Design FourBitCPU, start of the top module:
module FourBitCPU(rst, clk, opcode, address, myinput, myoutput, HLT, s_flag, z_flag, c_flag);
Size in the first run: roughly 280 flip-flops, roughly 30 I/O pins, roughly 0.017 sq mm of cells after synthesis.
==> flow/config.mk <==
export PLATFORM = sky130hd
export DESIGN_NAME = FourBitCPU
export DESIGN_NICKNAME = FourBitCPU
export VERILOG_FILES = /design/flow/design.v
export SDC_FILE = /design/flow/constraint.sdc
export NUM_CORES = 4
export LEC_CHECK = 0
export CAP_MARGIN = 20
export CORE_ASPECT_RATIO = 1.48
export CORE_MARGIN = 2
export CORE_UTILIZATION = 40
export CTS_CLUSTER_DIAMETER = 365
export SETUP_SLACK_MARGIN = 1.9
export SLEW_MARGIN = 20
==> flow/constraint.sdc <==
create_clock -name core_clock -period 8.0 [get_ports {clk}]
set_input_delay 1.6000 -clock core_clock [delete_from_list [all_inputs] [get_ports {clk}]]
set_output_delay 1.6000 -clock core_clock [all_outputs]
set_load 0.01 [all_outputs]
run.sh (not shown) runs the stock make flow with config.mk's settings and CLKGATE_MAP_FILE=.
The starting point produced a clean layout.
Then changed:
- CORE_ASPECT_RATIO: 1.48 -> not set
- CTS_CLUSTER_DIAMETER: 365 -> not set
- SETUP_SLACK_MARGIN: 1.9 -> 1.35
- clock period: 8.0 -> 5.73 ns (I/O delays scaled with it)
The new run produced a clean layout. Core utilization grows by 0.91 points. Hold slack degrades by 0.0036 ns. Die size is about the same. Global-route usage came out lower by 0.73 points. Synthesized cell count stays the same.
Then changed:
- CORE_UTILIZATION: 40 -> 72
- CTS_CLUSTER_SIZE: not set -> 37
- SETUP_SLACK_MARGIN: 1.35 -> 1.51
- clock period: 5.73 -> 5.25 ns (I/O delays scaled with it)
Outcome: First-iteration DRC count went up by 110%. Critical path depth rises by 1. Setup slack got worse by 0.43 ns. Core utilization rose by 42 points. Clock power climbs by about 8%. Synthesized cell count stays the same. Clock skew grows by 0.046 ns. Power grows by 16%.
Then changed:
- CORE_UTILIZATION: 72 -> 70
- CTS_CLUSTER_SIZE: 37 -> not set
- SETUP_SLACK_MARGIN: 1.51 -> not set
- clock period: 5.25 -> 3.44 ns (I/O delays scaled with it)
With this change the flow finished with negative setup slack left.
Combinational power rose by well over a third.
Setup slack loses 1.2 ns.
Global-route usage fell by 2.1 points.
Via count drops slightly.
Sequential share of layout area drops by 1.6 points.
Total power goes up by well over a third.
Then changed:
- CORE_UTILIZATION: 70 -> 72
- PLACE_DENSITY: not set -> 0.4
- SETUP_SLACK_MARGIN: not set -> 0.63
- TNS_END_PERCENT: not set -> 5
- clock period: 3.44 -> 4.73 ns (I/O delays scaled with it)
With this change the flow ran to the end with no violations; global-route usage goes down by 2.6 points; first-iteration DRC count goes down by 21%; cell area goes down by 7.4%.
Then changed:
- CTS_CLUSTER_DIAMETER: not set -> 28
- CTS_CLUSTER_SIZE: not set -> 15
- PLACE_DENSITY: 0.4 -> not set
- PLACE_DENSITY_LB_ADDON: not set -> 0.01
- SETUP_SLACK_MARGIN: 0.63 -> 0.69
- TNS_END_PERCENT: 5 -> not set
- clock period: 4.73 -> 4.12 ns (I/O delays scaled with it)
The changed run stopped in global routing (5_1_grt), error GRT-0232.
Area after synthesis stays the same.
Die area is unchanged.
Synthesized cell count does not change.

========
== job 3023 ==
FourBitCPU again, from the RTL that the note above started with.
==> flow/config.mk <==
export PLATFORM = sky130hd
export DESIGN_NAME = FourBitCPU
export DESIGN_NICKNAME = FourBitCPU
export VERILOG_FILES = /design/flow/design.v
export SDC_FILE = /design/flow/constraint.sdc
export NUM_CORES = 4
export LEC_CHECK = 0
export CAP_MARGIN = 20
export CORE_MARGIN = 2
export CORE_UTILIZATION = 72
export PLACE_DENSITY_LB_ADDON = 0.01
export SETUP_SLACK_MARGIN = 0.69
export SLEW_MARGIN = 20
==> flow/constraint.sdc <==
create_clock -name core_clock -period 4.12 [get_ports {clk}]
set_input_delay 0.8240 -clock core_clock [delete_from_list [all_inputs] [get_ports {clk}]]
set_output_delay 0.8240 -clock core_clock [all_outputs]
set_load 0.01 [all_outputs]
Job 3023 went all the way through the flow, and no timing, DRC or antenna check failed.
Relative to job 3023, the following input files were edited for job 2112:
Settings: CORE_UTILIZATION changed from 72 to 40; SETUP_SLACK_MARGIN removed (was 0.69); PLACE_DENSITY_LB_ADDON removed (was 0.01); the clock period (ns, I/O delays scaled along) changed from 4.12 to 5.73.
Findings:
Every run in the comparison, job 3023 and job 2112, completed the flow with a clean layout.
Re count of boundary I/O pins: no difference whatsoever between job 2112 and job 3023.
Changes observed in job 2112 relative to job 3023: average vias per placed instance lost about 26%, total power lost 30%.
Looking at critical path's slowest cell, the clkdlybuf4s50_1 result is from job 2112; the mux4_2 one comes from job 3023.
The inputs of job 6064 differ from those of job 2112 as listed below.
Settings: GPL_TIMING_DRIVEN newly set to 1; SLEW_MARGIN changed from 20 to 15; CTS_CLUSTER_SIZE newly set to 36; CORE_ASPECT_RATIO newly set to 1.06; CELL_PAD_IN_SITES_GLOBAL_PLACEMENT newly set to 0; GPL_ROUTABILITY_DRIVEN newly set to 1; TNS_END_PERCENT newly set to 95; CORE_UTILIZATION changed from 40 to 67; SETUP_SLACK_MARGIN newly set to 0.01; the clock period (ns, I/O delays scaled along) changed from 5.73 to 3.21.
--- outcome ---
- Job 6064: it failed during global routing, and the tool reported GRT-0232.
- Cmp job 2112 and job 6064 / placement-stage cell area / higher: job 6064
- Job 6064 vs. job 2112: detailed placement HPWL picked up an extra 20%, quantity of gates resized following cts picked up an extra 78, number of buffers inserted by post-CTS setup repair picked up an extra 24, number of rows created at floorplan lost 15, setup slack at placement lost 1.46 ns.
- Job 2112 → job 6064: final weighted congestion in routability-driven placement higher; area of the die has decreased.
Modified inputs, job 2589 compared to job 6064
Settings: CORE_UTILIZATION: 67 -> 40; SETUP_SLACK_MARGIN: 0.01 -> unset; GPL_TIMING_DRIVEN: 1 -> unset; GPL_ROUTABILITY_DRIVEN: 1 -> 0; CELL_PAD_IN_SITES_GLOBAL_PLACEMENT: 0 -> unset; CORE_ASPECT_RATIO: 1.06 -> unset; TNS_END_PERCENT: 95 -> unset; CTS_CLUSTER_SIZE: 36 -> unset; SLEW_MARGIN: 15 -> 20; CAP_MARGIN: 20 -> 15; the clock period (ns, I/O delays scaled along): 3.21 -> 8.0.
Findings:
- Job 2589 went all the way through the flow, and no timing, DRC or antenna check failed.
- Job 6064 has a lower level count of the clock H-tree than job 2589.
- Diff job 6064 -> job 2589 | height of the chip | up by more than a quarter
- The initial core utilization of job 2589 is lower than that of job 6064.
- Re post-placement worst setup slack: job 2589 is 2.15 ns up on job 6064.
- Die area | job 2589 > job 6064
- Taking job 6064 over job 2589, the die width ratio works out to 0.76.
Power and IR drop assume default switching activity.
